===== design/flow/config.mk =====
export PLATFORM = sky130hd
export DESIGN_NAME = serial
export DESIGN_NICKNAME = serial
export VERILOG_FILES = /design/flow/design.v
export SDC_FILE = /design/flow/constraint.sdc
export NUM_CORES = 4
export LEC_CHECK = 0
export CAP_MARGIN = 20
export CORE_MARGIN = 2
export CORE_UTILIZATION = 40
export SETUP_SLACK_MARGIN = 0.55
export SLEW_MARGIN = 20

===== design/flow/constraint.sdc =====
create_clock -name core_clock -period 6.8 [get_ports {clk}]
set_input_delay 1.3600 -clock core_clock [delete_from_list [all_inputs] [get_ports {clk}]]
set_output_delay 1.3600 -clock core_clock [all_outputs]
set_load 0.01 [all_outputs]

===== design/flow/design.v =====
`timescale 100fs/100fs
module serial
    (  
      input  clk  
    , input  reset  
    , input  enable  
    , input  can_send
    , input [7:0] data_in
    , input  in_stb
    , output wire [7:0] data_out
    , output wire  out_stb
    );
  wire [8:0] c_ds_app_arg;
  wire  c_ds_app_arg_0;
  reg [5:0] maybeToBoola_c_ds_app_arg;
  wire [7:0] c_ds_app_arg_1;
  wire [6:0] result_0;
  wire [7:0] a;
  wire [12:0] result_1;
  reg [6:0] result_2;
  wire [6:0] c_case_alt;
  reg [6:0] c_case_alt_0;
  wire [1:0] dir;
  wire [6:0] c_case_alt_1;
  wire [6:0] c_case_alt_2;
  wire [6:0] c_case_alt_3;
  wire [3:0] a1;
  reg [4:0] inp_n;
  wire signed [63:0] c_inp_n_app_arg;
  reg [5:0] c_app_arg;
  wire [5:0] c_case_alt_4;
  reg [5:0] c_case_alt_5;
  reg [5:0] c_case_alt_6;
  wire [0:0] ctr;
  wire [1:0] ctr_0;
  wire [2:0] ctr_1;
  reg [5:0] result_3;
  reg [5:0] c_case_alt_7;
  reg [5:0] c_case_alt_8;
  reg [5:0] c_case_alt_9;
  wire [20:0] c_case_scrut;
  wire signed [63:0] wild;
  wire signed [63:0] c_wild_app_arg;
  wire  c_ds_app_arg_2;
  reg [31:0] maybeToBoola_c_ds_app_arg_0;
  wire [5:0] c_ds_app_arg_3;
  wire [32:0] result_4;
  wire [5:0] a_0;
  wire signed [63:0] c_r_app_arg;
  wire [15:0] result_5;
  wire signed [63:0] c_ds1_app_arg;
  wire [16:0] r;
  wire [15:0] result_6;
  wire signed [63:0] c_r_app_arg_0;
  wire [15:0] result_7;
  reg [32:0] c_app_arg_0;
  wire [64:0] result_8;
  wire [15:0] x;
  wire [15:0] y;
  wire [3:0] n;
  wire [3:0] n_0;
  wire [3:0] n_1;
  reg [31:0] ds1;
  wire [16:0] r_0;
  wire [16:0] r_1;
  reg [36:0] maybeToBoola_c_ds_app_arg_1;
  wire [8:0] result_9;
  wire [45:0] c_case_alt_10;
  wire [8:0] c_app_arg_1;
  wire [8:0] c_case_alt_11;
  wire [7:0] result_10;
  wire signed [63:0] c_app_arg_2;
  wire signed [63:0] c_app_arg_3;
  wire [31:0] a_1;
  wire [3:0] c_app_arg_4;
  wire [4:0] z;
  wire [3:0] result_11;
  wire [3:0] digitIdx;
  wire [32:0] c_app_arg_5;
  wire [31:0] n_2;
  wire [32:0] number;
  reg [265:0] maybeToBoola_c_ds_app_arg_2;
  wire [8:0] result_12;
  wire signed [63:0] c_wild3_app_arg;
  wire [255:0] result_13;
  wire [255:0] c_app_arg_6;
  wire [4:0] c_app_arg_7;
  wire [4:0] c_app_arg_8;
  wire signed [63:0] c_wild3_app_arg_0;
  wire [7:0] result_14;
  wire [8:0] c_app_arg_9;
  wire [274:0] result_15;
  wire  canSend;
  wire [7:0] a_2;
  wire signed [63:0] wild3;
  wire signed [63:0] wild3_0;
  wire  doSend;
  wire [4:0] readPointer1;
  wire [4:0] writePointer1;
  wire [255:0] memory1;
  wire [7:0] a1_0;
  wire [9:0] eta;
  wire [7:0] c_bv;
  wire signed [63:0] result_selection_res;
  wire [0:0] c_case_alt_selection_9;
  wire [16:0] c_bv_0;
  wire [16:0] c_bv_1;
  wire [16:0] c_bv_2;
  wire [31:0] c_i_29;
  wire [31:0] c_i_31;
  wire [8:0] result;
  assign eta = {can_send,   data_in,   in_stb};
  assign c_ds_app_arg = eta[0:0] ? {1'b1,eta[8:1]} : {1'b0,8'bxxxxxxxx};
  assign c_ds_app_arg_0 = c_ds_app_arg[8:8] ? 1'b1 : 1'b0;
  always @(posedge clk or  posedge  reset) begin : maybeToBoola_c_ds_app_arg_register
    if ( reset) begin
      maybeToBoola_c_ds_app_arg <= {3'b000,1'd1,2'bxx};
    end else if (c_ds_app_arg_0) begin
      maybeToBoola_c_ds_app_arg <= result_1[12:7];
    end
  end
  assign c_ds_app_arg_1 = c_ds_app_arg[8:8] ? a : 8'b00000111;
  assign result_0 = result_1[6:0];
  assign a = c_ds_app_arg[7:0];
  assign result_1 = {c_app_arg,   result_2};
  always @(*) begin
    case(maybeToBoola_c_ds_app_arg[5:3])
      3'b100 : result_2 = c_case_alt_0;
      3'b101 : result_2 = c_case_alt;
      default : result_2 = {1'b0,6'bxxxxxx};
    endcase
  end
  assign c_case_alt = inp_n[4:4] ? {1'b1,{2'b11,4'bxxxx}} : {1'b0,6'bxxxxxx};
  always @(*) begin
    case(dir)
      2'b00 : c_case_alt_0 = c_case_alt_3;
      2'b01 : c_case_alt_0 = c_case_alt_2;
      default : c_case_alt_0 = c_case_alt_1;
    endcase
  end
  assign dir = maybeToBoola_c_ds_app_arg[2:1];
  assign c_case_alt_1 = inp_n[4:4] ? {1'b1,{2'b10,a1}} : {1'b0,6'bxxxxxx};
  assign c_case_alt_2 = inp_n[4:4] ? {1'b1,{2'b01,a1}} : {1'b0,6'bxxxxxx};
  assign c_case_alt_3 = inp_n[4:4] ? {1'b1,{2'b00,a1}} : {1'b0,6'bxxxxxx};
  assign a1 = inp_n[3:0];
  always @(*) begin
    case(c_ds_app_arg_1)
      8'b00000111 : inp_n = {1'b0,4'bxxxx};
      default : inp_n = {1'b1,$unsigned(c_inp_n_app_arg[0+:4])};
    endcase
  end
  assign c_bv = (c_ds_app_arg_1 & 8'b00001111);
  assign c_inp_n_app_arg = $unsigned({{(64-8) {1'b0}},c_bv});
  always @(*) begin
    case(maybeToBoola_c_ds_app_arg[5:3])
      3'b000 : c_app_arg = result_3;
      3'b001 : c_app_arg = c_case_alt_6;
      3'b010 : c_app_arg = c_case_alt_5;
      3'b011 : c_app_arg = c_case_alt_4;
      3'b100 : c_app_arg = {3'b000,1'd0,2'bxx};
      3'b101 : c_app_arg = {3'b110,3'bxxx};
      default : c_app_arg = {3'b110,3'bxxx};
    endcase
  end
  assign c_case_alt_4 = ctr ? {3'b011,ctr - 1'd1,2'bxx} : {3'b100,2'd1,1'bx};
  always @(*) begin
    case(ctr_0)
      2'd0 : c_case_alt_5 = {3'b100,2'd2,1'bx};
      default : c_case_alt_5 = {3'b010,ctr_0 - 2'd1,1'bx};
    endcase
  end
  always @(*) begin
    case(ctr_1)
      3'd0 : c_case_alt_6 = {3'b100,2'd0,1'bx};
      default : c_case_alt_6 = {3'b001,ctr_1 - 3'd1};
    endcase
  end
  assign ctr = maybeToBoola_c_ds_app_arg[2:2];
  assign ctr_0 = maybeToBoola_c_ds_app_arg[2:1];
  assign ctr_1 = maybeToBoola_c_ds_app_arg[2:0];
  assign result_selection_res = (($unsigned(wild)) <= 64'd1114111) ? 64'sd1 : 64'sd0;
  always @(*) begin
    case(result_selection_res)
      64'sd1 : result_3 = c_case_alt_7;
      default : result_3 = {6 {1'bx}};
    endcase
  end
  assign c_case_alt_selection_9 = maybeToBoola_c_ds_app_arg[2:2];
  always @(*) begin
    case(c_case_alt_selection_9)
      1'd0 : c_case_alt_7 = c_case_alt_9;
      1'd1 : c_case_alt_7 = c_case_alt_8;
      default : c_case_alt_7 = {6 {1'bx}};
    endcase
  end
  always @(*) begin
    case(c_case_scrut)
      21'd10 : c_case_alt_8 = {3'b101,3'bxxx};
      21'd100 : c_case_alt_8 = {3'b010,2'd3,1'bx};
      21'd102 : c_case_alt_8 = {3'b001,3'd6};
      21'd117 : c_case_alt_8 = {3'b011,1'd1,2'bxx};
      default : c_case_alt_8 = {6 {1'bx}};
    endcase
  end
  always @(*) begin
    case(c_case_scrut)
      21'd10 : c_case_alt_9 = {3'b000,1'd1,2'bxx};
      default : c_case_alt_9 = {6 {1'bx}};
    endcase
  end
  assign c_case_scrut = $unsigned(wild[0+:21]);
  assign wild = $signed(c_wild_app_arg);
  assign c_wild_app_arg = $unsigned({{(64-8) {1'b0}},c_ds_app_arg_1});
  assign c_ds_app_arg_2 = result_0[6:6] ? 1'b1 : 1'b0;
  always @(posedge clk or  posedge  reset) begin : maybeToBoola_c_ds_app_arg_0_register
    if ( reset) begin
      maybeToBoola_c_ds_app_arg_0 <= {16'd0,   16'd0};
    end else if (c_ds_app_arg_2) begin
      maybeToBoola_c_ds_app_arg_0 <= result_8[64:33];
    end
  end
  assign c_ds_app_arg_3 = result_0[6:6] ? a_0 : {2'b00,4'd0};
  assign result_4 = result_8[32:0];
  assign a_0 = result_0[5:0];
  assign c_r_app_arg = $unsigned({{(64-4) {1'b0}},n});
  assign c_bv_0 = (r_0);
  assign result_5 = (( c_bv_0[17-1] ) == 1'b0) ? (r_0[0+:16]) : 16'd65535;
  assign c_ds1_app_arg = $unsigned({{(64-4) {1'b0}},n_1});
  assign r =  y - ($unsigned(c_ds1_app_arg[0+:16]));
  assign c_bv_1 = (r);
  assign result_6 = (( c_bv_1[17-1] ) == 1'b0) ? (r[0+:16]) : (16'd0);
  assign c_r_app_arg_0 = $unsigned({{(64-4) {1'b0}},n_0});
  assign c_bv_2 = (r_1);
  assign result_7 = (( c_bv_2[17-1] ) == 1'b0) ? (r_1[0+:16]) : 16'd65535;
  always @(*) begin
    case(c_ds_app_arg_3[5:4])
      2'b11 : c_app_arg_0 = {1'b1,({{(32-16) {1'b0}},x}) * ({{(32-16) {1'b0}},y})};
      default : c_app_arg_0 = {1'b0,32'bxxxxxxxxxxxxxxxxxxxxxxxxxxxxxxxx};
    endcase
  end
  assign result_8 = {{ds1[31:16],   ds1[15:0]},
                     c_app_arg_0};
  assign x = maybeToBoola_c_ds_app_arg_0[31:16];
  assign y = maybeToBoola_c_ds_app_arg_0[15:0];
  assign n = c_ds_app_arg_3[3:0];
  assign n_0 = c_ds_app_arg_3[3:0];
  assign n_1 = c_ds_app_arg_3[3:0];
  always @(*) begin
    case(c_ds_app_arg_3[5:4])
      2'b00 : ds1 = {result_5,   y};
      2'b01 : ds1 = {x,   result_6};
      2'b10 : ds1 = {x,   result_7};
      default : ds1 = maybeToBoola_c_ds_app_arg_0;
    endcase
  end
  assign r_0 = x + ($unsigned(c_r_app_arg[0+:16]));
  assign r_1 = y + ($unsigned(c_r_app_arg_0[0+:16]));
  always @(posedge clk or  posedge  reset) begin : maybeToBoola_c_ds_app_arg_1_register
    if ( reset) begin
      maybeToBoola_c_ds_app_arg_1 <= {{1'b0,32'bxxxxxxxxxxxxxxxxxxxxxxxxxxxxxxxx},   4'd0};
    end else if (enable) begin
      maybeToBoola_c_ds_app_arg_1 <= c_case_alt_10[45:9];
    end
  end
  assign result_9 = c_case_alt_10[8:0];
  assign c_case_alt_10 = {{c_app_arg_5,
                           c_app_arg_4},   c_app_arg_1};
  assign c_app_arg_1 = (digitIdx < 4'd8) ? c_case_alt_11 : {1'b0,8'bxxxxxxxx};
  assign c_case_alt_11 = number[32:32] ? {1'b1,result_10} : {1'b0,8'bxxxxxxxx};
  assign result_10 = (a_1 <= 32'd9) ? ($unsigned(c_app_arg_2[0+:8])) : ($unsigned(c_app_arg_3[0+:8]));
  assign c_i_29 = (32'd48 | a_1);
  assign c_app_arg_2 = $unsigned({{(64-32) {1'b0}},c_i_29});
  assign c_i_31 = (a_1 + 32'd87);
  assign c_app_arg_3 = $unsigned({{(64-32) {1'b0}},c_i_31});
  assign a_1 = n_2 >> (64'sd28);
  assign c_app_arg_4 = number[32:32] ? result_11 : 4'd0;
  assign z = digitIdx + 4'd1;
  assign result_11 = (z > 5'd8) ? 4'd8 : (z[0+:4]);
  assign digitIdx = maybeToBoola_c_ds_app_arg_1[3:0];
  assign c_app_arg_5 = number[32:32] ? {1'b1,n_2 << (64'sd4)} : result_4;
  assign n_2 = number[31:0];
  assign number = maybeToBoola_c_ds_app_arg_1[36:4];
  always @(posedge clk or  posedge  reset) begin : maybeToBoola_c_ds_app_arg_2_register
    if ( reset) begin
      maybeToBoola_c_ds_app_arg_2 <= {{8'b00000001,   8'b00000001,   8'b00000001,   8'b00000001,   8'b00000001,
    8'b00000001,   8'b00000001,   8'b00000001,   8'b00000001,   8'b00000001,
    8'b00000001,   8'b00000001,   8'b00000001,   8'b00000001,   8'b00000001,
    8'b00000001,   8'b00000001,   8'b00000001,   8'b00000001,   8'b00000001,
    8'b00000001,   8'b00000001,   8'b00000001,   8'b00000001,   8'b00000001,
    8'b00000001,   8'b00000001,   8'b00000001,   8'b00000001,   8'b00000001,
    8'b00000001,   8'b00000001},   5'd0,   5'd0};
    end else if (enable) begin
      maybeToBoola_c_ds_app_arg_2 <= result_15[274:9];
    end
  end
  assign result_12 = result_15[8:0];
  assign c_wild3_app_arg = $unsigned({{(64-5) {1'b0}},writePointer1});
  genvar i;
  generate
  for (i=0;i<32;i=i+1) begin : vector_replace
    assign result_13[(31-i)*8+:8] = (wild3) == i ? a_2 : memory1[(31-i)*8+:8];
  end
  endgenerate
  assign c_app_arg_6 = result_9[8:8] ? result_13 : memory1;
  assign c_app_arg_7 = result_9[8:8] ? (writePointer1 + 5'd1) : writePointer1;
  assign c_app_arg_8 = doSend ? (readPointer1 + 5'd1) : readPointer1;
  assign c_wild3_app_arg_0 = $unsigned({{(64-5) {1'b0}},readPointer1});
  wire [7:0] vecArray [0:32-1];
  genvar i_0;
  generate
  for (i_0=0; i_0 < 32; i_0=i_0+1) begin : mk_array
    assign vecArray[(32-1)-i_0] = memory1[i_0*8+:8];
  end
  endgenerate
  assign result_14 = vecArray[(wild3_0)];
  assign c_app_arg_9 = doSend ? {1'b1,result_14} : {1'b0,8'bxxxxxxxx};
  assign result_15 = {{c_app_arg_6,
                       c_app_arg_7,   c_app_arg_8},   c_app_arg_9};
  assign canSend = eta[9:9];
  assign a_2 = result_9[7:0];
  assign wild3 = $signed(c_wild3_app_arg);
  assign wild3_0 = $signed(c_wild3_app_arg_0);
  assign doSend = canSend ? (writePointer1 > readPointer1) : 1'b0;
  assign readPointer1 = maybeToBoola_c_ds_app_arg_2[4:0];
  assign writePointer1 = maybeToBoola_c_ds_app_arg_2[9:5];
  assign memory1 = maybeToBoola_c_ds_app_arg_2[265:10];
  assign result = result_12[8:8] ? {a1_0,
                                    1'b1} : {{8 {1'bx}},   1'b0};
  assign a1_0 = result_12[7:0];
  assign data_out = result[8:1];
  assign out_stb = result[0:0];
endmodule

===== design/flow/run.sh =====
#!/bin/bash
# the make line also repeats each setting of config.mk as NAME=value (left out here)
make -C /OpenROAD-flow-scripts/flow DESIGN_CONFIG=/design/flow/config.mk WORK_HOME=/design/flow/orfs CLKGATE_MAP_FILE= finish

==> results.json, run 1 <==
{
  "whs_path_depth": 2,
  "detail_route.iter0.violations": 1507,
  "tool_warnings": 51,
  "top_power_group": "sequential cells",
  "core_area_um2": 60000,
  "ys_seq_frac": 0.322,
  "grt_start_max_net_pins": 133,
  "io_buffers": 20,
  "fin_ws_ns": 0.803,
  "row_count": 90,
  "max_stage_delay_ns": 0.54,
  "end_kind": "flip-flop",
  "reg2regPathDepth": 21,
  "powerClk_mw": 2.07,
  "die_w_um": 250,
  "worstReg2RegStart": "maybeToBoola_c_ds_app_arg_0[6]",
  "synth_area_um2": 24200,
  "yosys-top-cells-area": "dfrtp_1 29%, fa_1 16%, ha_1 7.6%, nand2_1 7.3%, o21ai_0 6.1%",
  "area_growth_pct": 9.72,
  "route.detailed.drc": 0,
  "slew_headroom": 0.262,
  "fin_crit_ns": 6.00,
  "ys_top_logic_family": "adder cells",
  "ant_nets": 0,
  "clk_pin_slew_ns": 0.06,
  "fa_ha_area_frac": 0.239,
  "drv_cap": 0,
  "fp_util": 0.402,
  "routed_wirelength_um": 69800,
  "cp_data_arrival_time_ns": 6.41,
  "timing.fmax_mhz": 167,
  "path_class": "flip-flop to flip-flop",
  "crit_path_frequent_cell": "fa_1",
  "critPathTopFamily": "adder cells",
  "powerDensity_nw_per_um2": 232,
  "grt_usage": 0.226,
  "critical_path_depth": 21,
  "clock_sinks": 309,
  "place_hpwl_um": 50900,
  "grt_pass1_vias": 19568,
  "p_sw_frac": 0.396,
  "hp-start": "maybeToBoola_c_ds_app_arg_2[211]",
  "cts_max_level": 2,
  "final_hold_viol_count": 0,
  "synth_flops": 309,
  "crit_buf_inv": 5,
  "status": "timing/DRC/antenna clean",
  "p_comb_mw": 1.94,
  "hold_end": "maybeToBoola_c_ds_app_arg_2[211]",
  "synthArstFlopShare": 1.00,
  "grt-ovfl-total": 0,
  "tns_ns": 0,
  "slew_viol_final": 0,
  "vias": 19201,
  "power_frac_clock": 0.337,
  "synth_cells": 2692,
  "synthSimpleGateAreaFrac": 0.165,
  "yosys_cells": 2692,
  "r2r_end": "maybeToBoola_c_ds_app_arg_1[32]",
  "grt_pass1_wl_um": 112000,
  "io_pins": 22,
  "max_slew.worst_pin.slew_ns": 1.10,
  "power.leakage_nw": 12.1,
  "nets": 2990,
  "final_util": 0.442,
  "synth_area_per_cell_um2": 8.97,
  "ys_warn_count": 1,
  "synthAoiAreaFrac": 0.157,
  "clk_path_buf_depth": 3,
  "ys_types": 76,
  "endpoint": "maybeToBoola_c_ds_app_arg_1[32]",
  "hold_path_class": "flip-flop to flip-flop",
  "gp_congestion": 0.914,
  "rsz0062_at_grt": "true",
  "cts_buffers": 38,
  "viasPerCell": 5.57,
  "rrSetupSlack_ns": 0.80,
  "n_antenna_cell": 0,
  "avgRoutedWirePerCell_um": 20.3,
  "cp_cell_sequence": "buf_4 -> and2_1 -> fa_1 -> inv_1 -> fa_1 -> fa_1 -> inv_1 -> fa_1 -> fa_1 -> inv_1 -> fa_1 -> inv_1 -> ha_4 -> and4_4 -> and4_1 -> o21ai_0 -> a21boi_1 -> o211ai_1 -> o21ai_1 -> xnor2_1 -> o221ai_1",
  "pg_seq_mw": 2.13,
  "total_power_mw": 6.15,
  "p_seq_frac": 0.347,
  "finalCritPeriodShare": 0.882,
  "antenna_found_initial": 1,
  "p_sw_mw": 2.44,
  "crit_slowest_cell": "fa_1",
  "synth_top_cell_by_area": "dfrtp_1",
  "critical_path_peak_fanout": 15,
  "top_cells_by_count": "469 x nand2_1, 292 x o21ai_0, 276 x dfrtp_1, 269 x inv_1, 197 x fa_1",
  "clk_latency_ns": 0.57,
  "ir_worst_vdd_mv": 0.235,
  "synthXorXnorAreaFrac": 0.0152,
  "clock-root-buffer": "clkbuf_16",
  "synthMuxAreaShare": 0.0290,
  "edf_count": 0,
  "yosys_area_um2": 24200,
  "ys.flop_type": "dfrtp_1",
  "synth_top_cell_by_count": "nand2_1",
  "pwr-share-comb": 0.316,
  "worst_setup_path_start_kind": "flip-flop",
  "die_h_um": 250,
  "critPathRequiredTime_ns": 7.21,
  "floorplan.nets": 3049,
  "skew_ns": 0.0176,
  "synth_top_area_share": 0.286,
  "cts_tree": "built",
  "stdcell_count": 3445,
  "setup_viol": 0,
  "startpoint": "maybeToBoola_c_ds_app_arg_0[6]",
  "dp_slack_ns": 0.304,
  "dieArea_um2": 62400,
  "internal_power_mw": 3.71,
  "drt_first_pass_iters": 5,
  "dp_cells": 3370
}
## layer usage
layer  vias up  global-route usage  share of wire
met4         2              0.0809          0.035
met5         -                   0        0.00014
met2       638               0.384           0.49
met1      9549               0.297           0.42
met3       137              0.0273          0.056
li1       8875                   -              -
## area by class of cell
class	instances	area [µm²]
fill	5812	33500
timing repair buffer	88	736
sequential	309	7790
clock buffer	56	1120
multi-input combinational	1926	14700
tap	782	978
inverter	270	1020
clock inverter	14	163
## repair_timing
item                       4_1_cts  5_1_grt
pin swaps                        2        4
setup endpoints to repair       13       20
hold buffers                     0        0
gates resized                   10       21
setup buffers                    2        3
## through the flow
step           hold WS (ns)  cell area (µm²)
2_1_floorplan         0.442            24200
3_3_place_gp          0.456            25100
3_5_place_dp          0.467            25100
4_1_cts               0.480            26400
5_1_grt               0.491            26500
6_report              0.473            26500
==> inputs of run 2 (changes only) <==
Settings changed: CAP_MARGIN 20 to 15, CORE_UTILIZATION 40 to 71, SETUP_SLACK_MARGIN 0.55 to unset.
Clock period 6.8 ns to 6.42 ns, I/O delays scaled along.
==> run 2 against run 1 <==
Total power grew 4.2%. Die size fell by 43%. Largest cell class unchanged. Synthesized cell count did not move. Routed wire length shrank 2.0%. Setup slack lost 0.51 ns. Highest routed layer unchanged.
==> results.json, run 2 <==
{
  "fin_hold_ws_ns": 0.478,
  "endpoint": "maybeToBoola_c_ds_app_arg_1[26]",
  "rsz0062_at_grt": "false",
  "clk_path_buf_depth": 3,
  "antenna_found_initial": 1,
  "hold_end": "maybeToBoola_c_ds_app_arg_2[181]",
  "floorplan.nets": 3049,
  "top_cells_by_count": "469 x nand2_1, 292 x o21ai_0, 276 x dfrtp_1, 269 x inv_1, 197 x fa_1",
  "fa_ha_area_frac": 0.239,
  "core_area_um2": 33500,
  "routed_wirelength_um": 68300,
  "setup_viol": 0,
  "crit_path_frequent_cell": "fa_1",
  "finalCritPeriodShare": 0.955,
  "nets": 3000,
  "synth_flops": 309,
  "avgRoutedWirePerCell_um": 21.9,
  "clock_sinks": 309,
  "drt_first_pass_iters": 6,
  "p_seq_frac": 0.345,
  "hp-start": "maybeToBoola_c_ds_app_arg_2[181]",
  "die_w_um": 188,
  "vias": 20173,
  "n_antenna_cell": 0,
  "p_sw_mw": 2.45,
  "seq_area_um2": 7770,
  "p_comb_mw": 2.07,
  "pwr-share-comb": 0.324,
  "stdcell_area_um2": 26100,
  "final_util": 0.778,
  "ys_seq_frac": 0.322,
  "fin_ws_ns": 0.291,
  "synth_cells": 2692,
  "logic_area_um2": 14600,
  "synthArstFlopShare": 1.00,
  "dpl-instance-area_um2": 24800,
  "clk_pin_slew_ns": 0.06,
  "r2r_end": "maybeToBoola_c_ds_app_arg_1[26]",
  "internal_power_mw": 3.96,
  "crit_slowest_cell": "fa_1",
  "fp_util": 0.720,
  "yosys-top-cells-area": "dfrtp_1 29%, fa_1 16%, ha_1 7.6%, nand2_1 7.3%, o21ai_0 6.1%",
  "cts_tree": "built",
  "cp_data_arrival_time_ns": 6.57,
  "ys.flop_type": "dfrtp_1",
  "worst_setup_path_start_kind": "flip-flop",
  "skew_ns": 0.0301,
  "dieArea_um2": 35500,
  "stdcell_count": 3118,
  "fill_cells": 2311,
  "slew_viol_final": 0,
  "gp_congestion": 0.975,
  "critical_path_depth": 20,
  "fin_crit_ns": 6.13,
  "timing.fmax_mhz": 163,
  "cp_cell_sequence": "and2_1 -> fa_1 -> inv_1 -> fa_1 -> fa_1 -> fa_1 -> inv_1 -> fa_1 -> inv_1 -> fa_1 -> inv_1 -> ha_1 -> a21oi_1 -> o21ai_1 -> a211o_1 -> a21oi_1 -> o221ai_2 -> nor2b_1 -> a2111oi_0 -> a221o_1",
  "place_hpwl_um": 49600,
  "max_stage_delay_ns": 0.56,
  "edf_count": 0,
  "cts_buffers": 35,
  "area_growth_pct": 8.01,
  "dp_cells": 3052,
  "power.leakage_nw": 12.2,
  "tns_ns": 0,
  "synthSimpleGateAreaFrac": 0.165,
  "yosys_cells": 2692,
  "synth_top_area_share": 0.286,
  "crit_buf_inv": 4,
  "max_slew.worst_pin.slew_ns": 1.18,
  "startpoint": "maybeToBoola_c_ds_app_arg_0[4]",
  "synthMuxAreaShare": 0.0290,
  "route.detailed.drc": 0,
  "worstReg2RegStart": "maybeToBoola_c_ds_app_arg_0[4]",
  "critPathTopFamily": "adder cells",
  "grt_start_max_net_pins": 189,
  "row_count": 67,
  "ys_types": 76,
  "synthXorXnorAreaFrac": 0.0152,
  "grt_pass1_wl_um": 109000,
  "synth_top_cell_by_count": "nand2_1",
  "critPathRequiredTime_ns": 6.86,
  "synth_area_um2": 24200,
  "drv_cap": 0,
  "grt_pass1_vias": 20469,
  "viasPerCell": 6.47,
  "synthAoiAreaFrac": 0.157,
  "total_power_mw": 6.41,
  "rrSetupSlack_ns": 0.29,
  "ir_worst_vdd_mv": 0.333,
  "final_hold_viol_count": 0,
  "clock-root-buffer": "clkbuf_16",
  "powerDensity_nw_per_um2": 246,
  "ant_nets": 0,
  "status": "timing/DRC/antenna clean",
  "hold_buffers": 0,
  "grt_usage": 0.394,
  "synth_area_per_cell_um2": 8.97,
  "tool_warnings": 54,
  "ys_warn_count": 1,
  "pg_seq_mw": 2.21,
  "cts_max_level": 2,
  "dp_slack_ns": 0.231,
  "slew_headroom": 0.214,
  "clk_latency_ns": 0.53,
  "die_h_um": 188,
  "power_frac_clock": 0.331,
  "hold_path_class": "flip-flop to flip-flop",
  "grt-ovfl-total": 0,
  "whs_path_depth": 2,
  "p_sw_frac": 0.382,
  "top_power_group": "sequential cells",
  "powerClk_mw": 2.12,
  "io_buffers": 20,
  "path_class": "flip-flop to flip-flop",
  "end_kind": "flip-flop",
  "synth_top_cell_by_area": "dfrtp_1",
  "ys_top_logic_family": "adder cells",
  "detail_route.iter0.violations": 2040,
  "reg2regPathDepth": 20,
  "io_pins": 22,
  "critical_path_peak_fanout": 10,
  "yosys_area_um2": 24200
}
run 2: timing repair:
item,4_1_cts,5_1_grt
buffers inserted,0,1
resized,0,4
setup endpoints to repair,0,8
endpoints found under the hold margin,0,0
run 2: routing by layer:
metal / track usage / wire [µm] / part of all wire
met1: 0.479 / 24500 / 0.36
met2: 0.663 / 33400 / 0.49
met3: 0.0542 / 5290 / 0.077
met4: 0.260 / 5190 / 0.076
met5: 0 / 8 / 0.00012
run 2: cell type report:
class / count / share of cell area
Clock buffer: 50 / 0.0392
Clock inverter: 14 / 0.00777
Inverter: 270 / 0.0390
Multi-Input combinational cell: 1926 / 0.561
Sequential cell: 309 / 0.298
Tap cell: 448 / 0.0215
Timing Repair Buffer: 101 / 0.0332
==> inputs of run 3 (changes only) <==
Settings changed: ABC_AREA set to 1, CAP_MARGIN 15 to 0, CELL_PAD_IN_SITES_GLOBAL_PLACEMENT set to 3, CORE_ASPECT_RATIO set to 1.08, CORE_UTILIZATION 71 to 40, CTS_CLUSTER_DIAMETER set to 62, GPL_ROUTABILITY_DRIVEN set to 0, HOLD_SLACK_MARGIN set to 0.29, MAX_ROUTING_LAYER set to met5, PLACE_DENSITY_LB_ADDON set to 0.02.
Clock period 6.42 ns to 4.93 ns, I/O delays scaled along.
==> run 3 against run 2 <==
Now fails the layout checks on negative setup slack. Synthesized cell count is 32% higher. Design area is 20% higher. Worst hold slack worse by 0.0012 ns. Utilization is 29 points lower. Register-to-register slack worse by 0.62 ns. Routed wire length is 27% higher. Critical path depth is 2 higher. Critical path type unchanged.
==> results.json, run 3 <==
{
  "status": "failed layout checks",
  "violations": "negative setup slack",
  "whs_path_depth": 2,
  "routed_wirelength_um": 86600,
  "tns_ns": -5.45,
  "hold_end": "maybeToBoola_c_ds_app_arg_2[34]",
  "max_slew.worst_pin.slew_ns": 1.07,
  "fin_ws_ns": -0.325,
  "vias": 22900,
  "die_w_um": 249,
  "drt_first_pass_iters": 5,
  "endpoint": "maybeToBoola_c_ds_app_arg_1[33]",
  "rrSetupSlack_ns": -0.32,
  "synth_top_cell_by_count": "nand2_1",
  "top_power_group": "sequential cells",
  "pwr-share-comb": 0.255,
  "stdcell_count": 4575,
  "worst_setup_path_start_kind": "flip-flop",
  "io_buffers": 20,
  "skew_ns": 0.0480,
  "r2r_end": "maybeToBoola_c_ds_app_arg_1[33]",
  "avgRoutedWirePerCell_um": 18.9,
  "floorplan.nets": 3909,
  "synthArstFlopShare": 1.00,
  "ys_warn_count": 1,
  "final_hold_viol_count": 0,
  "viasPerCell": 5.01,
  "route.detailed.drc": 0,
  "io_pins": 22,
  "crit_slowest_cell": "fa_1",
  "dp_cells": 4450,
  "dieArea_um2": 66800,
  "cts_max_level": 2,
  "die_h_um": 269,
  "p_seq_frac": 0.381,
  "fp_util": 0.406,
  "crit_path_frequent_cell": "fa_1",
  "powerClk_mw": 3.42,
  "fa_ha_area_frac": 0.223,
  "n_antenna_cell": 0,
  "path_class": "flip-flop to flip-flop",
  "synthSimpleGateAreaFrac": 0.265,
  "ys_seq_frac": 0.300,
  "logic_area_um2": 16200,
  "grt_usage": 0.266,
  "total_power_mw": 9.40,
  "synth_cells": 3552,
  "synth_area_um2": 25900,
  "clk_pin_slew_ns": 0.06,
  "drv_cap": 0,
  "synthMuxAreaShare": 0,
  "p_comb_mw": 2.40,
  "hp-start": "maybeToBoola_c_ds_app_arg_2[34]",
  "critPathTopFamily": "adder cells",
  "reg2regPathDepth": 22,
  "synth_area_per_cell_um2": 7.29,
  "finalCritPeriodShare": 1.07,
  "edf_count": 0,
  "critPathRequiredTime_ns": 5.38,
  "place_hpwl_um": 66700,
  "setup_viol": 21,
  "yosys-top-cells-area": "dfrtp_1 27%, nand2_1 16%, fa_1 15%, inv_1 9.2%, ha_1 7.1%",
  "grt_pass1_vias": 24032,
  "antenna_found_initial": 0,
  "ant_nets": 0,
  "clk_latency_ns": 0.61,
  "synth_top_area_share": 0.267,
  "seq_area_um2": 7800,
  "nets": 4064,
  "powerDensity_nw_per_um2": 299,
  "clock-root-buffer": "clkbuf_16",
  "power.leakage_nw": 16.4,
  "cp_cell_sequence": "buf_6 -> buf_12 -> nand2_4 -> fa_1 -> inv_2 -> fa_1 -> fa_1 -> fa_2 -> fa_1 -> inv_1 -> fa_1 -> inv_2 -> ha_4 -> nand2_4 -> nor2_4 -> buf_6 -> and3_4 -> nand2_2 -> nand2_1 -> nand2_1 -> nand3_1 -> nand2_1",
  "area_growth_pct": 21.2,
  "yosys_cells": 3552,
  "synthAoiAreaFrac": 0.0848,
  "dp_slack_ns": -0.546,
  "ys.flop_type": "dfrtp_1",
  "power_frac_clock": 0.364,
  "internal_power_mw": 6.04,
  "cts_tree": "built",
  "clock_sinks": 309,
  "synth_flops": 309,
  "slew_headroom": 0.285,
  "pg_seq_mw": 3.58,
  "cts_buffers": 44,
  "fill_cells": 6398,
  "rsz0062_at_grt": "true",
  "grt-ovfl-total": 0,
  "top_cells_by_count": "1130 x nand2_1, 636 x inv_1, 276 x dfrtp_1, 276 x nor2_1, 223 x o21ai_0",
  "p_sw_mw": 3.36,
  "grt_start_max_net_pins": 69,
  "worstReg2RegStart": "maybeToBoola_c_ds_app_arg_0[21]",
  "final_util": 0.492,
  "timing.fmax_mhz": 190,
  "tool_warnings": 51,
  "dpl-instance-area_um2": 28400,
  "synth_top_cell_by_area": "dfrtp_1",
  "grt_pass1_wl_um": 137000,
  "row_count": 96,
  "slew_viol_final": 0,
  "fin_crit_ns": 5.25,
  "core_area_um2": 63800,
  "detail_route.iter0.violations": 1380,
  "ys_types": 46,
  "fin_hold_ws_ns": 0.477,
  "ys_top_logic_family": "simple AND/OR/NAND/NOR gates",
  "startpoint": "maybeToBoola_c_ds_app_arg_0[21]",
  "p_sw_frac": 0.358,
  "ir_worst_vdd_mv": 0.267,
  "yosys_area_um2": 25900,
  "hold_path_class": "flip-flop to flip-flop",
  "end_kind": "flip-flop",
  "clk_path_buf_depth": 3,
  "cp_data_arrival_time_ns": 5.71,
  "synthXorXnorAreaFrac": 0.00811,
  "critical_path_depth": 22,
  "stdcell_area_um2": 31400,
  "crit_buf_inv": 6,
  "max_stage_delay_ns": 0.60,
  "critical_path_peak_fanout": 5
}
run 3: what timing repair did:
action / 4_1_cts / 5_1_grt
resized: 128 / 182
pin swaps: 54 / 77
gates cloned: 0 / 1
hold buffers: 0 / 0
buffers inserted: 26 / 18
setup endpoints to repair: 24 / 28
run 3: per-layer routing:
metal | part of all wire | up-vias | global-route usage
met5 | 0 | - | 0
met4 | 0.041 | 0 | 0.102
met3 | 0.038 | 154 | 0.0325
met2 | 0.52 | 444 | 0.501
met1 | 0.40 | 11170 | 0.307
li1 | - | 11132 | -
run 3: layout make-up:
type                       count  area share
clock buffer                  58      0.0390
clock inverter                23      0.0109
inverter                     649      0.0782
multi-input combinational   2452       0.517
sequential                   309       0.248
tap                          833      0.0332
timing repair buffer         251      0.0733
==> inputs of run 4 (changes only) <==
Settings changed: ABC_AREA 1 to unset, CAP_MARGIN 0 to 15, CELL_PAD_IN_SITES_GLOBAL_PLACEMENT 3 to unset, CORE_ASPECT_RATIO 1.08 to unset, CORE_UTILIZATION 40 to 66, CTS_CLUSTER_DIAMETER 62 to unset, GPL_ROUTABILITY_DRIVEN 0 to unset, HOLD_SLACK_MARGIN 0.29 to unset, MAX_ROUTING_LAYER met5 to unset, PLACE_DENSITY_LB_ADDON 0.02 to unset, SETUP_SLACK_MARGIN set to 1.94.
Clock period 4.93 ns to 7.85 ns, I/O delays scaled along.
==> run 4 against run 3 <==
The run now finishes clean. Sequential cell count unchanged. Synthesized cell count decreased by 24%. Global-route usage increased by 11 points. Largest cell class unchanged.
==> results.json, run 4 <==
{
  "routed_wirelength_um": 69400,
  "pg_seq_mw": 1.87,
  "hold_buffers": 0,
  "startpoint": "maybeToBoola_c_ds_app_arg_0[6]",
  "ys_seq_frac": 0.322,
  "ys_warn_count": 1,
  "pwr-share-comb": 0.318,
  "grt-ovfl-total": 0,
  "ant_nets": 0,
  "power.leakage_nw": 12.1,
  "crit_buf_inv": 4,
  "top_cells_by_count": "469 x nand2_1, 292 x o21ai_0, 276 x dfrtp_1, 269 x inv_1, 197 x fa_1",
  "die_w_um": 195,
  "status": "timing/DRC/antenna clean",
  "total_power_mw": 5.21,
  "clk_latency_ns": 0.55,
  "slew_viol_final": 0,
  "viasPerCell": 6.39,
  "synth_area_um2": 24200,
  "p_sw_frac": 0.390,
  "synth_cells": 2692,
  "final_hold_viol_count": 0,
  "synth_area_per_cell_um2": 8.97,
  "path_class": "flip-flop to flip-flop",
  "fill_cells": 2779,
  "crit_path_frequent_cell": "fa_1",
  "finalCritPeriodShare": 0.743,
  "fp_util": 0.665,
  "io_buffers": 20,
  "synthArstFlopShare": 1.00,
  "wl_met3_um": 5200,
  "ys.flop_type": "dfrtp_1",
  "clk_path_buf_depth": 3,
  "synthSimpleGateAreaFrac": 0.165,
  "timing.fmax_mhz": 172,
  "rsz0062_at_grt": "true",
  "synthMuxAreaShare": 0.0290,
  "critPathTopFamily": "adder cells",
  "drt_first_pass_iters": 6,
  "place_hpwl_um": 47500,
  "rrSetupSlack_ns": 2.02,
  "synthAoiAreaFrac": 0.157,
  "avgRoutedWirePerCell_um": 22.1,
  "clock-root-buffer": "clkbuf_16",
  "p_seq_frac": 0.358,
  "fa_ha_area_frac": 0.239,
  "dieArea_um2": 38100,
  "io_pins": 22,
  "grt_start_max_net_pins": 145,
  "ir_worst_vdd_mv": 0.176,
  "detail_route.iter0.violations": 1704,
  "clock_sinks": 309,
  "cts_tree": "built",
  "hp-start": "maybeToBoola_c_ds_app_arg_2[70]",
  "dr.max_layer_used": "met4",
  "r2r_end": "maybeToBoola_c_ds_app_arg_1[26]",
  "area_growth_pct": 9.80,
  "die_h_um": 195,
  "p_sw_mw": 2.03,
  "grt_usage": 0.375,
  "skew_ns": 0.0245,
  "cp_cell_sequence": "and2_4 -> fa_1 -> inv_1 -> fa_2 -> fa_1 -> fa_1 -> inv_1 -> fa_1 -> inv_1 -> fa_1 -> inv_2 -> ha_4 -> a21oi_4 -> o21ai_2 -> a211o_1 -> a21oi_2 -> o221ai_4 -> nor2b_4 -> a2111oi_2 -> a221o_1",
  "yosys_cells": 2692,
  "endpoint": "maybeToBoola_c_ds_app_arg_1[26]",
  "powerClk_mw": 1.69,
  "whs_path_depth": 2,
  "floorplan.nets": 3049,
  "edf_count": 0,
  "tns_ns": 0,
  "cp_data_arrival_time_ns": 6.30,
  "p_comb_mw": 1.66,
  "row_count": 70,
  "grt_pass1_wl_um": 111000,
  "nets": 2999,
  "synth_top_cell_by_area": "dfrtp_1",
  "power_frac_clock": 0.324,
  "ys_types": 76,
  "hold_path_class": "flip-flop to flip-flop",
  "synth_flops": 309,
  "drv_cap": 0,
  "powerDensity_nw_per_um2": 196,
  "reg2regPathDepth": 20,
  "grt_pass1_vias": 20513,
  "setup_viol": 0,
  "yosys_area_um2": 24200,
  "tool_warnings": 56,
  "cts_buffers": 37,
  "critical_path_depth": 20,
  "top_power_group": "sequential cells",
  "core_area_um2": 36300,
  "synth_top_cell_by_count": "nand2_1",
  "wl_met2_um": 33800,
  "gp_congestion": 0.937,
  "logic_area_um2": 15000,
  "crit_slowest_cell": "fa_2",
  "antenna_found_initial": 0,
  "hold_end": "maybeToBoola_c_ds_app_arg_2[70]",
  "worstReg2RegStart": "maybeToBoola_c_ds_app_arg_0[6]",
  "slew_headroom": 0.281,
  "worst_setup_path_start_kind": "flip-flop",
  "critPathRequiredTime_ns": 8.32,
  "end_kind": "flip-flop",
  "ys_top_logic_family": "adder cells",
  "synth_top_area_share": 0.286,
  "route.detailed.drc": 0,
  "seq_area_um2": 7870,
  "critical_path_peak_fanout": 8,
  "clk_pin_slew_ns": 0.06,
  "cts_max_level": 2,
  "max_slew.worst_pin.slew_ns": 1.08,
  "internal_power_mw": 3.18,
  "synthXorXnorAreaFrac": 0.0152,
  "wl_met1_um": 25600,
  "max_stage_delay_ns": 0.57,
  "vias": 20056,
  "yosys-top-cells-area": "dfrtp_1 29%, fa_1 16%, ha_1 7.6%, nand2_1 7.3%, o21ai_0 6.1%",
  "fin_crit_ns": 5.83
}
run 4: cell type report:
cell class / instances / share of cell area
multi-input combinational: 1926 / 0.565
clock inverter: 12 / 0.00387
sequential: 309 / 0.297
antenna: 1 / 0.0000944
timing repair buffer: 98 / 0.0327
tap: 468 / 0.0221
clock buffer: 55 / 0.0409
inverter: 270 / 0.0385
run 4: routing by layer:
metal,global-route usage,vias to the layer above
met5,0,-
li1,-,8920
met3,0.0606,285
met4,0.244,0
met1,0.451,9866
met2,0.629,985
run 4: timing repair:
item / 4_1_cts / 5_1_grt
buffers inserted: 28 / 22
endpoints found under the setup margin: 21 / 41
pin swaps: 5 / 39
resized: 61 / 68
run 4: metrics by stage:
stage / area, µm² / hold WS, ns / std cells / worst slack (ns) / util
detailed placement: 24500 / 0.462 / 3020 / 1.42 / 0.673
floorplan: 24200 / 0.442 / 2692 / 1.85 / -
finish: 26500 / 0.476 / 3139 / 2.02 / 0.730
CTS: 26000 / 0.474 / 3115 / 1.88 / 0.716
global placement: 24500 / 0.454 / 3020 / 1.57 / 0.673
global route: 26500 / 0.496 / 3138 / 1.84 / 0.730
==> inputs of run 5 (changes only) <==
Settings changed: CAP_MARGIN 15 to 20, CORE_ASPECT_RATIO set to 0.65, CORE_MARGIN 2 to 9, CORE_UTILIZATION 66 to 40, CTS_CLUSTER_SIZE set to 62, GPL_ROUTABILITY_DRIVEN set to 1, MAX_ROUTING_LAYER set to met5, MIN_ROUTING_LAYER set to met1, PLACE_DENSITY set to 0.76, SETUP_SLACK_MARGIN 1.94 to unset, TNS_END_PERCENT set to 25.
Clock period 7.85 ns to 7.21 ns, I/O delays scaled along.
==> run 5 against run 4 <==
Design area fell by 1.5%. Clock skew grew 0.0053 ns. Final cell count is 9.8% higher. Global-route usage is 18 points lower. Register-to-register slack worse by 1.4 ns. Clock power is 5% higher. Utilization down 29 points. Still clean. Worst hold slack hardly changed. Sequential share of layout area increased by 0.092 points. First-iteration DRC count grew 36%.
==> results.json, run 5 <==
{
  "core_area_um2": 59600,
  "status": "timing/DRC/antenna clean",
  "grt-ovfl-total": 0,
  "cts-resized-gates": 0,
  "place_hpwl_um": 50300,
  "antenna_found_initial": 2,
  "yosys-top-cells-area": "dfrtp_1 29%, fa_1 16%, ha_1 7.6%, nand2_1 7.3%, o21ai_0 6.1%",
  "hp-start": "maybeToBoola_c_ds_app_arg_2[70]",
  "critical_path_peak_fanout": 21,
  "max_stage_delay_ns": 0.66,
  "internal_power_mw": 3.35,
  "cp_cell_sequence": "and2_1 -> fa_1 -> inv_1 -> fa_1 -> fa_1 -> fa_1 -> inv_1 -> fa_1 -> inv_1 -> fa_1 -> inv_1 -> ha_1 -> a21oi_1 -> o21ai_1 -> a211o_1 -> a21oi_1 -> o221ai_1 -> nor2b_1 -> a2111oi_0 -> a221o_1",
  "grt_usage": 0.197,
  "fin_hold_ws_ns": 0.476,
  "top_cells_by_count": "469 x nand2_1, 292 x o21ai_0, 276 x dfrtp_1, 269 x inv_1, 197 x fa_1",
  "power_frac_clock": 0.319,
  "ir_worst_vdd_mv": 0.180,
  "powerClk_mw": 1.78,
  "clk_pin_slew_ns": 0.06,
  "worstReg2RegStart": "maybeToBoola_c_ds_app_arg_0[23]",
  "setup_viol": 0,
  "synth_flops": 309,
  "slew_viol_final": 0,
  "drt_first_pass_iters": 5,
  "crit_slowest_cell": "dfrtp_1",
  "yosys_cells": 2692,
  "io_pins": 22,
  "worst_setup_path_start_kind": "flip-flop",
  "ys_top_logic_family": "adder cells",
  "ys_types": 76,
  "dr.max_layer_used": "met5",
  "rsz0062_at_grt": "false",
  "synthArstFlopShare": 1.00,
  "p_sw_frac": 0.400,
  "synth_top_cell_by_area": "dfrtp_1",
  "critPathRequiredTime_ns": 7.69,
  "powerDensity_nw_per_um2": 214,
  "p_comb_mw": 1.80,
  "drv_cap": 0,
  "synth_top_cell_by_count": "nand2_1",
  "area_growth_pct": 8.12,
  "crit_buf_inv": 4,
  "final_hold_viol_count": 0,
  "wl_met2_um": 26100,
  "timing.fmax_mhz": 152,
  "path_class": "flip-flop to flip-flop",
  "slew_headroom": 0.300,
  "gp_congestion": 0.972,
  "skew_ns": 0.0298,
  "hold_end": "maybeToBoola_c_ds_app_arg_2[70]",
  "reg2regPathDepth": 20,
  "synthMuxAreaShare": 0.0290,
  "tool_warnings": 51,
  "end_kind": "flip-flop",
  "ys.flop_type": "dfrtp_1",
  "floorplan.nets": 3049,
  "fp_util": 0.405,
  "vias": 19558,
  "stdcell_area_um2": 26100,
  "avgRoutedWirePerCell_um": 20.1,
  "pg_seq_mw": 2.00,
  "grt_pass1_wl_um": 111000,
  "crit_path_frequent_cell": "fa_1",
  "clk_latency_ns": 0.56,
  "top_power_group": "sequential cells",
  "clock-root-buffer": "clkbuf_16",
  "synth_cells": 2692,
  "synthXorXnorAreaFrac": 0.0152,
  "die_h_um": 216,
  "rrSetupSlack_ns": 0.64,
  "grt_pass1_vias": 18966,
  "dpl-instance-area_um2": 25000,
  "clk_path_buf_depth": 3,
  "critical_path_depth": 20,
  "synth_top_area_share": 0.286,
  "ant_nets": 0,
  "clock_sinks": 309,
  "nets": 2963,
  "cts_max_level": 2,
  "ys_warn_count": 1,
  "route.detailed.drc": 0,
  "post_cts_buffers": 0,
  "cts_buffers": 34,
  "power.leakage_nw": 11.9,
  "hold_buffers": 0,
  "synth_area_um2": 24200,
  "io_buffers": 20,
  "whs_path_depth": 2,
  "edf_count": 0,
  "yosys_area_um2": 24200,
  "synthAoiAreaFrac": 0.157,
  "endpoint": "maybeToBoola_c_ds_app_arg_1[26]",
  "fa_ha_area_frac": 0.239,
  "wl_met3_um": 10400,
  "row_count": 72,
  "finalCritPeriodShare": 0.911,
  "fin_crit_ns": 6.57,
  "synth_area_per_cell_um2": 8.97,
  "dieArea_um2": 69800,
  "die_w_um": 323,
  "synthSimpleGateAreaFrac": 0.165,
  "startpoint": "maybeToBoola_c_ds_app_arg_0[23]",
  "routed_wirelength_um": 69100,
  "ys_seq_frac": 0.322,
  "wl_met1_um": 31500,
  "max_slew.worst_pin.slew_ns": 1.05,
  "pwr-share-comb": 0.322,
  "hold_path_class": "flip-flop to flip-flop",
  "cts_tree": "built",
  "critPathTopFamily": "adder cells",
  "viasPerCell": 5.68,
  "tns_ns": 0,
  "detail_route.iter0.violations": 2323,
  "cp_data_arrival_time_ns": 7.05,
  "grt_start_max_net_pins": 144,
  "p_seq_frac": 0.359,
  "r2r_end": "maybeToBoola_c_ds_app_arg_1[26]",
  "p_sw_mw": 2.23
}
[run 5: metal layers]
metal | up-vias | global-route usage
met3 | 107 | 0.0843
met1 | 9483 | 0.298
met4 | 2 | 0.0383
met5 | - | 0
met2 | 1139 | 0.255
li1 | 8827 | -
[run 5: cell type report]
type                       instances  area (µm²)
clock buffer                      50         961
antenna                            1        2.50
inverter                         270        1020
sequential                       309        7770
timing repair buffer              65         551
multi-input combinational       1926       14600
clock inverter                    11         161
tap                              814        1020
fill                            5709       33500
[run 5: through the flow]
| step | instances | utilization | total power [mW] | setup WS (ns) |
|---|---|---|---|---|
| after global placement | 3384 | 0.419 | 3.72 | 0.779 |
| after detailed placement | 3384 | 0.419 | 3.74 | 0.708 |
| after global routing | 3445 | 0.438 | 5.81 | 0.210 |
| final | 3446 | 0.438 | 5.58 | 0.640 |
| after CTS | 3445 | 0.438 | 5.51 | 0.686 |
| after floorplan | 2692 | - | 3.13 | 1.03 |
==> inputs of run 6 (changes only) <==
Settings changed: CAP_MARGIN 20 to 0, CELL_PAD_IN_SITES_GLOBAL_PLACEMENT set to 0, CORE_ASPECT_RATIO 0.65 to 1.41, CORE_MARGIN 9 to 2, CORE_UTILIZATION 40 to 72, CTS_CLUSTER_DIAMETER set to 25, CTS_CLUSTER_SIZE 62 to unset, GPL_TIMING_DRIVEN set to 1, MAX_ROUTING_LAYER met5 to met4, MIN_ROUTING_LAYER met1 to unset, PLACE_DENSITY 0.76 to unset, PLACE_DENSITY_LB_ADDON set to 0.01, SETUP_SLACK_MARGIN set to 1.91, TNS_END_PERCENT 25 to 85.
Clock period 7.21 ns to 6.66 ns, I/O delays scaled along.
==> run 6 against run 5 <==
The run now fails in global routing (5_1_grt). Area after synthesis unchanged. Synthesized cell count unchanged. Die size decreased by 50%.
==> results.json, run 6 <==
{
  "status": "stopped before the end",
  "stop_stage": "global routing (5_1_grt)",
  "synth_top_cell_by_area": "dfrtp_1",
  "dp_slack_ns": 0.422,
  "fa_ha_area_frac": 0.239,
  "floorplan.nets": 3049,
  "top_cells_by_count": "469 x nand2_1, 292 x o21ai_0, 276 x dfrtp_1, 269 x inv_1, 197 x fa_1",
  "yosys_cells": 2692,
  "clock-root-buffer": "clkbuf_16",
  "dpl-instance-area_um2": 24700,
  "fp_util": 0.732,
  "synth_top_cell_by_count": "nand2_1",
  "synth_cells": 2692,
  "synthSimpleGateAreaFrac": 0.165,
  "ys_types": 76,
  "synthMuxAreaShare": 0.0290,
  "edf_count": 0,
  "gp_congestion": 1.02,
  "synthAoiAreaFrac": 0.157,
  "die_w_um": 158,
  "yosys-top-cells-area": "dfrtp_1 29%, fa_1 16%, ha_1 7.6%, nand2_1 7.3%, o21ai_0 6.1%",
  "clock_sinks": 309,
  "dp_cells": 3029,
  "die_h_um": 221,
  "synth_flops": 309,
  "ys_warn_count": 1,
  "synth_top_area_share": 0.286,
  "synthArstFlopShare": 1.00,
  "dieArea_um2": 35100,
  "ys_seq_frac": 0.322,
  "synthXorXnorAreaFrac": 0.0152,
  "synth_area_um2": 24200,
  "cts_max_level": 3,
  "ys_top_logic_family": "adder cells",
  "ys.flop_type": "dfrtp_1",
  "row_count": 79,
  "synth_area_per_cell_um2": 8.97,
  "io_pins": 22,
  "place_hpwl_um": 49800,
  "cts_buffers": 71,
  "yosys_area_um2": 24200,
  "io_buffers": 20,
  "clk_path_buf_depth": 3,
  "hold_buffers": 0,
  "core_area_um2": 33000
}
run 6: per-stage QoR:
stage	util	total power [mW]
4_1_cts	0.863	7.88
3_3_place_gp	0.748	4.02
2_1_floorplan	-	3.40
3_5_place_dp	0.748	4.07
run 6: timing repair:
action | 4_1_cts
gates cloned | 1
setup endpoints to repair | 49
resized | 195
pin swaps | 82
buffers inserted | 59
==> inputs of run 7 (changes only) <==
Settings changed: CAP_MARGIN 0 to 20, CELL_PAD_IN_SITES_GLOBAL_PLACEMENT 0 to unset, CORE_ASPECT_RATIO 1.41 to unset, CORE_UTILIZATION 72 to 68, CTS_CLUSTER_DIAMETER 25 to unset, GPL_ROUTABILITY_DRIVEN 1 to unset, GPL_TIMING_DRIVEN 1 to unset, MAX_ROUTING_LAYER met4 to unset, PLACE_DENSITY_LB_ADDON 0.01 to unset, SETUP_SLACK_MARGIN 1.91 to unset, TNS_END_PERCENT 85 to unset.
Clock period 6.66 ns to 4.45 ns, I/O delays scaled along.
==> run 7 against run 6 <==
The layout now fails its checks (negative setup slack). Synthesized cell count unchanged. Die size increased by 5.7%. Area after synthesis is the same.
==> results.json, run 7 <==
{
  "io_buffers": 20,
  "clk_path_buf_depth": 3,
  "crit_slowest_cell": "fa_1",
  "hold_end": "maybeToBoola_c_ds_app_arg_2[211]",
  "core_area_um2": 35300,
  "cts_buffers": 35,
  "die_h_um": 192,
  "ys_top_logic_family": "adder cells",
  "fp_util": 0.684,
  "synthMuxAreaShare": 0.0290,
  "fin_ws_ns": -1.37,
  "powerClk_mw": 2.94,
  "cp_cell_sequence": "and2_4 -> fa_1 -> inv_2 -> fa_1 -> fa_2 -> fa_1 -> inv_2 -> fa_1 -> inv_2 -> fa_1 -> inv_2 -> ha_4 -> a21oi_4 -> o21ai_2 -> a211o_1 -> a21oi_2 -> o221ai_4 -> buf_6 -> buf_6 -> a211oi_4 -> xor2_1 -> o21ai_1",
  "startpoint": "maybeToBoola_c_ds_app_arg_0[21]",
  "internal_power_mw": 6.03,
  "p_comb_mw": 3.74,
  "stdcell_area_um2": 28600,
  "routed_wirelength_um": 74100,
  "timing.fmax_mhz": 172,
  "power_frac_clock": 0.297,
  "total_power_mw": 9.89,
  "cp_data_arrival_time_ns": 6.24,
  "top_power_group": "combinational cells",
  "dpl-instance-area_um2": 26400,
  "reg2regPathDepth": 22,
  "hp-start": "maybeToBoola_c_ds_app_arg_2[211]",
  "ant_nets": 0,
  "clk_pin_slew_ns": 0.06,
  "synth_top_cell_by_count": "nand2_1",
  "seq_area_um2": 7800,
  "hold_buffers": 0,
  "synthArstFlopShare": 1.00,
  "skew_ns": 0.0289,
  "powerDensity_nw_per_um2": 346,
  "max_slew.worst_pin.slew_ns": 1.06,
  "final_util": 0.811,
  "end_kind": "flip-flop",
  "top_cells_by_count": "469 x nand2_1, 292 x o21ai_0, 276 x dfrtp_1, 269 x inv_1, 197 x fa_1",
  "tns_ns": -27.06,
  "grt_pass1_wl_um": 115000,
  "detail_route.iter0.violations": 1937,
  "dieArea_um2": 37000,
  "critPathTopFamily": "adder cells",
  "rsz0062_at_grt": "true",
  "nets": 3210,
  "drt_first_pass_iters": 7,
  "synth_area_per_cell_um2": 8.97,
  "area_growth_pct": 18.5,
  "fin_crit_ns": 5.82,
  "yosys_area_um2": 24200,
  "crit_buf_inv": 6,
  "yosys_cells": 2692,
  "fill_cells": 2193,
  "hold_path_class": "flip-flop to flip-flop",
  "row_count": 69,
  "floorplan.nets": 3049,
  "worst_setup_path_start_kind": "flip-flop",
  "yosys-top-cells-area": "dfrtp_1 29%, fa_1 16%, ha_1 7.6%, nand2_1 7.3%, o21ai_0 6.1%",
  "synthSimpleGateAreaFrac": 0.165,
  "cts_tree": "built",
  "worstReg2RegStart": "maybeToBoola_c_ds_app_arg_0[21]",
  "dp_slack_ns": -1.35,
  "grt_usage": 0.408,
  "clock_sinks": 309,
  "ys_types": 76,
  "ir_worst_vdd_mv": 0.729,
  "viasPerCell": 6.31,
  "rrSetupSlack_ns": -1.37,
  "logic_area_um2": 15500,
  "vias": 21077,
  "endpoint": "maybeToBoola_c_ds_app_arg_1[34]",
  "slew_viol_final": 0,
  "ys.flop_type": "dfrtp_1",
  "violations": "negative setup slack",
  "pg_seq_mw": 3.21,
  "max_stage_delay_ns": 0.54,
  "ys_warn_count": 1,
  "io_pins": 22,
  "synth_top_area_share": 0.286,
  "p_seq_frac": 0.324,
  "critPathRequiredTime_ns": 4.87,
  "setup_viol": 25,
  "pwr-share-comb": 0.378,
  "whs_path_depth": 2,
  "final_hold_viol_count": 0,
  "clock-root-buffer": "clkbuf_16",
  "synth_top_cell_by_area": "dfrtp_1",
  "tool_warnings": 56,
  "cts_max_level": 2,
  "avgRoutedWirePerCell_um": 22.2,
  "finalCritPeriodShare": 1.31,
  "grt-ovfl-total": 0,
  "critical_path_depth": 22,
  "grt_start_max_net_pins": 102,
  "ys_seq_frac": 0.322,
  "p_sw_frac": 0.390,
  "antenna_found_initial": 3,
  "edf_count": 0,
  "crit_path_frequent_cell": "fa_1",
  "fa_ha_area_frac": 0.239,
  "die_w_um": 192,
  "place_hpwl_um": 52500,
  "r2r_end": "maybeToBoola_c_ds_app_arg_1[34]",
  "synth_cells": 2692,
  "p_sw_mw": 3.86,
  "power.leakage_nw": 13.4,
  "grt_pass1_vias": 21438,
  "gp_congestion": 1.01,
  "synth_area_um2": 24200,
  "synth_flops": 309,
  "critical_path_peak_fanout": 7,
  "route.detailed.drc": 0,
  "path_class": "flip-flop to flip-flop",
  "drv_cap": 0,
  "status": "failed layout checks",
  "slew_headroom": 0.291,
  "clk_latency_ns": 0.56,
  "synthXorXnorAreaFrac": 0.0152,
  "synthAoiAreaFrac": 0.157
}
[run 7: cell type report]
class	instances	area share
multi-input combinational	1926	0.541
sequential	309	0.273
timing repair buffer	311	0.0898
inverter	270	0.0358
clock buffer	49	0.0338
tap	461	0.0202
clock inverter	14	0.00621
antenna	1	0.0000874
[run 7: layer usage]
| layer | global-route usage | share of wire |
|---|---|---|
| met5 | 0 | 0.00030 |
| met4 | 0.274 | 0.073 |
| met3 | 0.106 | 0.082 |
| met2 | 0.656 | 0.48 |
| met1 | 0.486 | 0.37 |
[run 7: timing repair]
action | 4_1_cts | 5_1_grt
pin swaps | 46 | 61
setup endpoints to repair | 33 | 33
cloned | 0 | 1
setup buffers | 18 | 17
gates resized | 104 | 83
[run 7: stage by stage]
step / cells / hold slack (ns)
after detailed placement: 3244 / 0.465
after global placement: 3244 / 0.453
after global routing: 3340 / 0.492
final: 3341 / 0.476
after CTS: 3324 / 0.478
after floorplan: 2692 / 0.442
==> inputs of run 8 (changes only) <==
Settings changed: CELL_PAD_IN_SITES_DETAIL_PLACEMENT set to 1, CELL_PAD_IN_SITES_GLOBAL_PLACEMENT set to 0, CORE_ASPECT_RATIO set to 1.41, CORE_MARGIN 2 to 3, CORE_UTILIZATION 68 to 56, CTS_CLUSTER_SIZE set to 82, GPL_ROUTABILITY_DRIVEN set to 1, GPL_TIMING_DRIVEN set to 1, MAX_ROUTING_LAYER set to met4, PLACE_DENSITY_LB_ADDON set to 0.11, SLEW_MARGIN 20 to 30, TNS_END_PERCENT set to 55.
Clock period 4.45 ns to 4.63 ns, I/O delays scaled along.
==> run 8 against run 7 <==
The run now fails in global routing (5_1_grt). Die size rose by 23%. Synthesized cell count did not move. Area after synthesis did not move.
==> results.json, run 8 <==
{
  "io_buffers": 20,
  "ys_seq_frac": 0.322,
  "clock-root-buffer": "clkbuf_16",
  "dp_slack_ns": -1.54,
  "synthArstFlopShare": 1.00,
  "ys.flop_type": "dfrtp_1",
  "fp_util": 0.572,
  "fa_ha_area_frac": 0.239,
  "synthSimpleGateAreaFrac": 0.165,
  "ys_top_logic_family": "adder cells",
  "place_hpwl_um": 68000,
  "ys_warn_count": 1,
  "stop_stage": "global routing (5_1_grt)",
  "synth_top_cell_by_count": "nand2_1",
  "hold_buffers": 0,
  "dp_cells": 3304,
  "core_area_um2": 42200,
  "synth_top_area_share": 0.286,
  "synth_top_cell_by_area": "dfrtp_1",
  "dpl-instance-area_um2": 26300,
  "synth_cells": 2692,
  "clk_path_buf_depth": 3,
  "die_h_um": 253,
  "cts_max_level": 1,
  "cts_buffers": 31,
  "dieArea_um2": 45700,
  "synthAoiAreaFrac": 0.157,
  "io_pins": 22,
  "clock_sinks": 309,
  "synth_area_per_cell_um2": 8.97,
  "gp_congestion": 1.02,
  "synthMuxAreaShare": 0.0290,
  "floorplan.nets": 3049,
  "ys_types": 76,
  "status": "stopped before the end",
  "yosys_cells": 2692,
  "top_cells_by_count": "469 x nand2_1, 292 x o21ai_0, 276 x dfrtp_1, 269 x inv_1, 197 x fa_1",
  "die_w_um": 181,
  "yosys_area_um2": 24200,
  "synth_area_um2": 24200,
  "synthXorXnorAreaFrac": 0.0152,
  "row_count": 89,
  "yosys-top-cells-area": "dfrtp_1 29%, fa_1 16%, ha_1 7.6%, nand2_1 7.3%, o21ai_0 6.1%",
  "synth_flops": 309,
  "edf_count": 0
}
-- run 8: what timing repair did --
action	4_1_cts
resized	140
endpoints found under the setup margin	33
pin swaps	50
buffers inserted	25
gates cloned	0
==> inputs of run 9 (changes only) <==
Settings changed: CELL_PAD_IN_SITES_DETAIL_PLACEMENT 1 to unset, CELL_PAD_IN_SITES_GLOBAL_PLACEMENT 0 to unset, CORE_ASPECT_RATIO 1.41 to unset, CORE_MARGIN 3 to 2, CORE_UTILIZATION 56 to 72, CTS_CLUSTER_SIZE 82 to 51, GPL_ROUTABILITY_DRIVEN 1 to unset, GPL_TIMING_DRIVEN 1 to unset, MAX_ROUTING_LAYER met4 to unset, PLACE_DENSITY_LB_ADDON 0.11 to 0.0, SLEW_MARGIN 30 to 20, TNS_END_PERCENT 55 to unset.
Clock period 4.63 ns to 5.56 ns, I/O delays scaled along.
==> run 9 against run 8 <==
The layout now fails its checks (negative setup slack). Synthesized cell count stayed put. Die size is 23% lower. Area after synthesis stayed put.
==> results.json, run 9 <==
{
  "cp_data_arrival_time_ns": 6.25,
  "worst_setup_path_start_kind": "flip-flop",
  "power_frac_clock": 0.305,
  "path_class": "flip-flop to flip-flop",
  "critPathRequiredTime_ns": 5.96,
  "synth_top_cell_by_area": "dfrtp_1",
  "max_stage_delay_ns": 0.56,
  "final_util": 0.830,
  "synth_flops": 309,
  "cts_buffers": 35,
  "r2r_end": "maybeToBoola_c_ds_app_arg_1[22]",
  "total_power_mw": 7.57,
  "cts_tree": "built",
  "gp_congestion": 0.955,
  "place_hpwl_um": 50500,
  "finalCritPeriodShare": 1.05,
  "avgRoutedWirePerCell_um": 22.6,
  "routed_wirelength_um": 73400,
  "fp_util": 0.726,
  "crit_buf_inv": 7,
  "clock-root-buffer": "clkbuf_16",
  "clk_pin_slew_ns": 0.07,
  "timing.fmax_mhz": 171,
  "n_antenna_cell": 0,
  "max_slew.worst_pin.slew_ns": 1.13,
  "tool_warnings": 57,
  "p_comb_mw": 2.70,
  "floorplan.nets": 3049,
  "hold_path_class": "flip-flop to flip-flop",
  "crit_slowest_cell": "fa_1",
  "fin_ws_ns": -0.284,
  "synth_area_per_cell_um2": 8.97,
  "die_w_um": 187,
  "slew_viol_final": 0,
  "vias": 21130,
  "clk_path_buf_depth": 3,
  "nets": 3135,
  "synth_cells": 2692,
  "synth_area_um2": 24200,
  "area_growth_pct": 14.4,
  "skew_ns": 0.0248,
  "critPathTopFamily": "adder cells",
  "setup_viol": 19,
  "yosys-top-cells-area": "dfrtp_1 29%, fa_1 16%, ha_1 7.6%, nand2_1 7.3%, o21ai_0 6.1%",
  "startpoint": "maybeToBoola_c_ds_app_arg_0[5]",
  "ys_types": 76,
  "top_power_group": "combinational cells",
  "reg2regPathDepth": 21,
  "internal_power_mw": 4.61,
  "cts_max_level": 2,
  "p_sw_frac": 0.391,
  "fa_ha_area_frac": 0.239,
  "dieArea_um2": 35000,
  "grt_pass1_vias": 21733,
  "yosys_area_um2": 24200,
  "rsz0062_at_grt": "true",
  "p_sw_mw": 2.96,
  "powerDensity_nw_per_um2": 274,
  "critical_path_depth": 21,
  "end_kind": "flip-flop",
  "critical_path_peak_fanout": 5,
  "p_seq_frac": 0.338,
  "whs_path_depth": 2,
  "io_pins": 22,
  "grt_start_max_net_pins": 180,
  "pg_seq_mw": 2.56,
  "grt_usage": 0.416,
  "final_hold_viol_count": 0,
  "row_count": 67,
  "violations": "negative setup slack",
  "top_cells_by_count": "469 x nand2_1, 292 x o21ai_0, 276 x dfrtp_1, 269 x inv_1, 197 x fa_1",
  "core_area_um2": 33300,
  "grt_pass1_wl_um": 114000,
  "ys_seq_frac": 0.322,
  "endpoint": "maybeToBoola_c_ds_app_arg_1[22]",
  "viasPerCell": 6.50,
  "ys.flop_type": "dfrtp_1",
  "cp_cell_sequence": "buf_4 -> and2_1 -> fa_1 -> inv_1 -> fa_1 -> fa_2 -> inv_2 -> fa_1 -> fa_1 -> inv_1 -> fa_1 -> inv_2 -> ha_4 -> buf_4 -> a211o_1 -> a21oi_2 -> o221ai_4 -> buf_6 -> xnor2_2 -> nor2_1 -> a221o_1",
  "pwr-share-comb": 0.357,
  "clock_sinks": 309,
  "detail_route.iter0.violations": 2055,
  "drv_cap": 0,
  "power.leakage_nw": 12.8,
  "ir_worst_vdd_mv": 0.263,
  "synthMuxAreaShare": 0.0290,
  "synthSimpleGateAreaFrac": 0.165,
  "rrSetupSlack_ns": -0.28,
  "slew_headroom": 0.248,
  "edf_count": 0,
  "io_buffers": 20,
  "route.detailed.drc": 0,
  "crit_path_frequent_cell": "fa_1",
  "antenna_found_initial": 0,
  "ys_warn_count": 1,
  "worstReg2RegStart": "maybeToBoola_c_ds_app_arg_0[5]",
  "fill_cells": 1969,
  "powerClk_mw": 2.31,
  "grt-ovfl-total": 0,
  "synthArstFlopShare": 1.00,
  "synthAoiAreaFrac": 0.157,
  "synthXorXnorAreaFrac": 0.0152,
  "clk_latency_ns": 0.54,
  "status": "failed layout checks",
  "hp-start": "maybeToBoola_c_ds_app_arg_2[100]",
  "yosys_cells": 2692,
  "ys_top_logic_family": "adder cells",
  "drt_first_pass_iters": 6,
  "fin_crit_ns": 5.84,
  "synth_top_cell_by_count": "nand2_1",
  "hold_end": "maybeToBoola_c_ds_app_arg_2[100]",
  "die_h_um": 187,
  "synth_top_area_share": 0.286,
  "ant_nets": 0
}
## run 9: timing repair
item | in CTS | in global routing
gates resized | 56 | 69
hold buffers | 0 | 0
pin swaps | 22 | 51
endpoints found under the setup margin | 22 | 22
setup buffers | 15 | 21
## run 9: per-stage QoR
step	instance area [µm²]	std cells	setup WS, ns	setup TNS [ns]	hold slack (ns)
after CTS	27200	3234	-0.186	-1.73	0.477
after global placement	25700	3155	-0.193	-1.46	0.456
after floorplan	24500	2692	-0.0744	-0.138	0.442
final	27600	3253	-0.284	-3.08	0.473
after global routing	27600	3253	-0.383	-5.42	0.491
after detailed placement	25700	3155	-0.291	-3.95	0.464
## run 9: layout make-up
class | count | area (µm²) | share of cell area
inverters | 270 | 1020 | 0.0368
clock buffers | 52 | 1020 | 0.0369
multi-input cells | 1926 | 15200 | 0.550
well taps | 448 | 561 | 0.0203
clock inverters | 12 | 108 | 0.00390
repair buffers | 236 | 1930 | 0.0697
flip-flops and latches | 309 | 7800 | 0.282
## run 9: layer usage
metal,part of all wire,up-vias,global-route usage
li1,-,9156,-
met1,0.34,10267,0.487
met2,0.49,1271,0.698
met3,0.083,436,0.0659
met4,0.086,0,0.303
met5,0,-,0
Power is estimated from default activity; no workload was simulated.
